Setup of maple:
==> flow/design.v (excerpt) <==
module FFT_TOB  # ( parameter   DEPTH_BUTTER_ONE    = 8    ,
                                DEPTH_BUTTER_TWO    = 4    ,
                                DEPTH_BUTTER_THREE  = 2    ,
                                DEPTH_BTTER_FOUR    = 1    ,  
                                WIDTH               = 16   ,
                                STAGES              = 6    ,
                                FIXED_POINT         = 11   )
( 
input     wire    signed      [WIDTH-1:0]     Input_re          ,
input     wire    signed      [WIDTH-1:0]     Input_Im          ,
input     wire                                cordic_Valid      ,
input     wire                                clk               ,
input     wire                                rst               ,
output    wire    signed      [WIDTH-1:0]     Output_FFT_Re     ,
output    wire    signed      [WIDTH-1:0]     Output_FFT_Im     ,
output    wire                                Data_Valid    
);
For scale: about 68 I/O pins, about 54000 sq um of cells after synthesis.
==> flow/config.mk <==
export PLATFORM = sky130hd
export DESIGN_NAME = FFT_TOB
export DESIGN_NICKNAME = FFT_TOB
export VERILOG_FILES = /design/flow/design.v
export SDC_FILE = /design/flow/constraint.sdc
export NUM_CORES = 4
export LEC_CHECK = 0
export ABC_AREA = 1
export CAP_MARGIN = 20
export CORE_ASPECT_RATIO = 1.05
export CORE_MARGIN = 2
export CORE_UTILIZATION = 71
export CTS_CLUSTER_DIAMETER = 310
export CTS_CLUSTER_SIZE = 38
export GPL_ROUTABILITY_DRIVEN = 1
export HOLD_SLACK_MARGIN = -0.08
export MIN_ROUTING_LAYER = met1
export PLACE_DENSITY = 0.69
export SETUP_SLACK_MARGIN = 4.33
export SLEW_MARGIN = 25
export TNS_END_PERCENT = 70
==> flow/constraint.sdc <==
create_clock -name core_clock -period 14.8 [get_ports {clk}]
set_input_delay 2.9600 -clock core_clock [delete_from_list [all_inputs] [get_ports {clk}]]
set_output_delay 2.9600 -clock core_clock [all_outputs]
set_load 0.01 [all_outputs]
run.sh (not shown) runs the stock make flow with config.mk's settings and CLKGATE_MAP_FILE=.
maple: aborted in 5_1_grt (tool error)
### maple -> xenon
- TNS_END_PERCENT changed from 70 to 30
- CORE_UTILIZATION changed from 71 to 72
- CTS_CLUSTER_DIAMETER changed from 310 to 31
- ABC_AREA changed from 1 to 0
- CTS_CLUSTER_SIZE changed from 38 to 72
- SETUP_SLACK_MARGIN changed from 4.33 to -2.0
- the clock period (ns, I/O delays scaled along) changed from 14.8 to 28.6
Findings:
The log for maple ends in 5_1_grt with error GRT-0232, so the run never completed.
The layout from xenon, despite a flow that completed every stage, fails the layout checks, with the failing checks listed as negative setup slack.
Count of distinct cell types in the synthesized netlist, xenon vs maple: up by more than half
xenon vs maple on die size: xenon is the lower one.
Quantity of gates resized following cts: xenon vs maple down 497
Yosys synthesis chip area of xenon falls short of that of maple slightly.
Post-synthesis compound-gate area fraction: xenon > maple
Against maple, width of the die in xenon fell slightly.
maple → xenon: instance area at placement saw a decrease; area after synthesis went down 420 sq um.
Setup changes, xenon to willow
- PLACE_DENSITY no longer set, was 0.69
- ABC_AREA now 1, was 0
- PLACE_DENSITY_LB_ADDON now 0.21, previously not set
- SETUP_SLACK_MARGIN now 3.54, was -2.0
==> comparison <==
- Taking xenon as the reference, in willow number of clock buffers inserted by TritonCTS went up about 7%, final cell count without fillers went up 1049.
- Between xenon and willow, combinational cell area excluding buffers and inverters is higher for willow, xenon comes in under that.
- willow went all the way through the flow, and no timing, DRC or antenna check failed.
- | total vias in the final route | willow vs xenon | 17% higher |
- On post-synthesis adder-cell area fraction, the lower figure sits with willow, not xenon.
- Comparing xenon and willow, multi-input combinational cell count is lower on xenon.
- xenon -> willow: maximum root-to-sink buffer count delta 0, exact match
- Comparing critical path depth for xenon and willow, the bigger number came from willow.
Changes in cedar relative to willow:
- TNS_END_PERCENT changed from 30 to 5
- MAX_ROUTING_LAYER newly set to met4
- the clock period (ns, I/O delays scaled along) changed from 28.6 to 23.2
--- outcome ---
- Tool error GRT-0232 stopped cedar during 5_1_grt; no final results.
- cedar and willow ended up with nearly the same chip area line of the yosys report.
- Higher TritonCTS buffer count among cedar and willow: willow
- Measured against cedar, the total cell area at the placement stage of willow comes out at 0.898 times the reference value.
- From cedar to willow, count of flip-flops with a built-in enable after synthesis did not move at all.

========
FFT_TOB again, from the RTL that the note above started with.
Settings: LEC_CHECK=0, CAP_MARGIN=20, CORE_MARGIN=2, CORE_UTILIZATION=72, CTS_CLUSTER_DIAMETER=339, CTS_CLUSTER_SIZE=100, PLACE_DENSITY=0.39, SETUP_SLACK_MARGIN=3.66, SLEW_MARGIN=20; clock period 12.3 ns.
The baseline never finished: it broke off in 5_1_grt, error GRT-0232.
Change:
CORE_UTILIZATION = 40   (was 72)
CTS_CLUSTER_DIAMETER = not set   (was 339)
CTS_CLUSTER_SIZE = not set   (was 100)
PLACE_DENSITY = not set   (was 0.39)
SETUP_SLACK_MARGIN = not set   (was 3.66)
clock period = 18.9 ns   (was 12.3 ns; I/O delays follow)
The changed run finished but failed the layout checks on negative setup slack.
Die size rose by 79%.
Synthesized cell count stays the same.
Synthesized area is unchanged.
Change:
CORE_UTILIZATION = 64   (was 40)
clock period = 40.4 ns   (was 18.9 ns; I/O delays follow)
Now the flow completed with no timing, DRC or antenna violations.
Utilization came out higher by 16 points.
Wire length came out lower by 12%.
Count of clock-buffer cells in the layout came out lower by 1.
Sequential cell count is unchanged.
Change:
CELL_PAD_IN_SITES_GLOBAL_PLACEMENT = 2   (was not set)
CORE_UTILIZATION = 40   (was 64)
TNS_END_PERCENT = 55   (was not set)
clock period = 27.0 ns   (was 40.4 ns; I/O delays follow)
The new run passed the timing, DRC and antenna checks. Via count climbs by a few percent. Cell count climbs by about a fifth. Wire length climbs by about a fifth.
Change:
CTS_CLUSTER_DIAMETER = 391   (was not set)
CTS_CLUSTER_SIZE = 14   (was not set)
HOLD_SLACK_MARGIN = 0.11   (was not set)
MAX_ROUTING_LAYER = met4   (was not set)
PLACE_DENSITY = 0.93   (was not set)
clock period = 24.2 ns   (was 27.0 ns; I/O delays follow)
After rerunning: Now the flow produced a layout that fails on negative setup slack. Area after synthesis does not change. Critical path depth decreases by 3. Wire length falls by a little under a tenth. Register-to-register slack gets worse by 2.3 ns. Final cell count is higher by a few percent. Via count rose by a few percent.
Change:
ABC_AREA = 1   (was not set)
CELL_PAD_IN_SITES_GLOBAL_PLACEMENT = not set   (was 2)
CORE_UTILIZATION = 72   (was 40)
CTS_CLUSTER_DIAMETER = 255   (was 391)
CTS_CLUSTER_SIZE = not set   (was 14)
HOLD_SLACK_MARGIN = 0.3   (was 0.11)
MAX_ROUTING_LAYER = not set   (was met4)
PLACE_DENSITY = not set   (was 0.93)
SETUP_SLACK_MARGIN = -1.97   (was not set)
TNS_END_PERCENT = not set   (was 55)
clock period = 19.9 ns   (was 24.2 ns; I/O delays follow)
The changed run did not get past 5_1_grt, error GRT-0232.
Synthesized area goes up slightly.
Die area goes down by well over a third.
Synthesized cell count goes up by about a fifth.
